==> v28 <==
Design day12_top, start of the top module:
module day12_top #(
    parameter MAX_REGION_W = 64,
    parameter MAX_REGION_H = 64
) (
    input  wire clk,
    input  wire rst_n,
    input  wire in_valid,
    input  wire [31:0] in_data,
    output wire in_ready,
    output wire out_valid,
    output wire [31:0] out_data,
    input  wire out_ready
);
==> flow/config.mk <==
export PLATFORM = sky130hd
export DESIGN_NAME = day12_top
export DESIGN_NICKNAME = day12_top
export VERILOG_FILES = /design/flow/design.v
export SDC_FILE = /design/flow/constraint.sdc
export NUM_CORES = 4
export LEC_CHECK = 0
export ABC_AREA = 1
export CAP_MARGIN = 20
export CORE_ASPECT_RATIO = 0.87
export CORE_MARGIN = 2
export CORE_UTILIZATION = 72
export CTS_CLUSTER_DIAMETER = 364
export CTS_CLUSTER_SIZE = 14
export PLACE_DENSITY_LB_ADDON = 0.2
export SETUP_SLACK_MARGIN = -0.18
export SLEW_MARGIN = 20
==> flow/constraint.sdc <==
create_clock -name core_clock -period 8.13 [get_ports {clk}]
set_input_delay 1.6260 -clock core_clock [delete_from_list [all_inputs] [get_ports {clk}]]
set_output_delay 1.6260 -clock core_clock [all_outputs]
set_load 0.01 [all_outputs]
run.sh (not shown) runs the stock make flow with config.mk's settings and CLKGATE_MAP_FILE=.
==> v8: changes against v28 <==
Settings changed: ABC_AREA 1 to not set, CORE_ASPECT_RATIO 0.87 to not set, CORE_UTILIZATION 72 to 40, CTS_CLUSTER_DIAMETER 364 to not set, CTS_CLUSTER_SIZE 14 to not set, PLACE_DENSITY_LB_ADDON 0.2 to not set, SETUP_SLACK_MARGIN -0.18 to not set.
==> flow/constraint.sdc (replaced) <==
create_clock -name core_clock -period 14.5 [get_ports {clk}]
set_input_delay 2.9000 -clock core_clock [delete_from_list [all_inputs] [get_ports {clk}]]
set_output_delay 2.9000 -clock core_clock [all_outputs]
set_load 0.01 [all_outputs]
==> v29: changes against v28 <==
Settings changed: ABC_AREA 1 to 0, CAP_MARGIN 20 to 10, CELL_PAD_IN_SITES_DETAIL_PLACEMENT set to 0, CELL_PAD_IN_SITES_GLOBAL_PLACEMENT set to 1, CORE_ASPECT_RATIO 0.87 to 1.94, CORE_MARGIN 2 to 5, CORE_UTILIZATION 72 to 56, CTS_CLUSTER_DIAMETER 364 to 290, CTS_CLUSTER_SIZE 14 to not set, GPL_ROUTABILITY_DRIVEN set to 0, HOLD_SLACK_MARGIN set to 0.3, MAX_ROUTING_LAYER set to met4, PLACE_DENSITY set to 0.68, PLACE_DENSITY_LB_ADDON 0.2 to not set, SETUP_SLACK_MARGIN -0.18 to 0.38, SLEW_MARGIN 20 to 35, TNS_END_PERCENT set to 55.
==> flow/constraint.sdc (replaced) <==
create_clock -name core_clock -period 11.1 [get_ports {clk}]
set_input_delay 2.2200 -clock core_clock [delete_from_list [all_inputs] [get_ports {clk}]]
set_output_delay 2.2200 -clock core_clock [all_outputs]
set_load 0.01 [all_outputs]
==> v16: changes against v28 <==
Settings changed: ABC_AREA 1 to not set, CORE_ASPECT_RATIO 0.87 to not set, CORE_UTILIZATION 72 to 31, CTS_CLUSTER_DIAMETER 364 to not set, CTS_CLUSTER_SIZE 14 to not set, PLACE_DENSITY_LB_ADDON 0.2 to not set, SETUP_SLACK_MARGIN -0.18 to not set.
==> flow/constraint.sdc (replaced) <==
create_clock -name core_clock -period 17.0 [get_ports {clk}]
set_input_delay 3.4000 -clock core_clock [delete_from_list [all_inputs] [get_ports {clk}]]
set_output_delay 3.4000 -clock core_clock [all_outputs]
set_load 0.01 [all_outputs]
==> flow_summary.toml <==
# flow metrics
[final_timing]
setup_viol = 32
setup_ws_ns = -3.45

[status]
failed_layout_checks = "setup timing"
status = "complete, but fails checks"

[synth]
top_area_share_pct = 26.1
netlist_top_cells_count = "inv_1, nand2_1, fa_1, ha_1, nor2_1"
mux_share_pct = 0

[drt]
met1_length_mm = 43.8
drt_wl_total_mm = 117

[grt]
grt_use_total_pct = 39.7

[placed_design]
dp_hpwl_mm = 91.6
(the above is from v28)
==> flow_summary.toml <==
# flow metrics
[status]
status = "complete, but fails checks"
failed_layout_checks = "setup timing"

[synth]
top_area_share_pct = 27.5
mux_share_pct = 0.0809

[placed_design]
dp_hpwl_mm = 96.6

[final_timing]
setup_viol = 32
setup_ws_ns = -2.17

[drt]
met1_length_mm = 39.3

[grt]
grt_use_total_pct = 32.8
(the above is from v29)
==> flow_summary.toml <==
# flow metrics
[status]
status = "no timing/DRC/antenna violations"

[finish]
nMultiInputCombCells = 3279

[final_timing]
setup_ws_ns = 0.539

[synth]
ys_sh_xor_pct = 4.35
netlist_top_cells_count = "inv_1, fa_1, and2_1, ha_1, nand2_1"
top_area_share_pct = 27.5
ys_ff = 229

[placed_design]
place_ws_ns = -0.588
dp_hpwl_mm = 80.7

[drt]
met1_length_mm = 46.6
drt_wl_total_mm = 102
(the above is from v8)
==> flow_summary.toml <==
# flow metrics
[drt]
drt_wl_total_mm = 102

[placed_design]
dp_hpwl_mm = 80.1

[synth]
top_area_share_pct = 27.5
mux_share_pct = 0.0809

[status]
status = "no timing/DRC/antenna violations"

[final_timing]
setup_viol = 0
(the above is from v16)
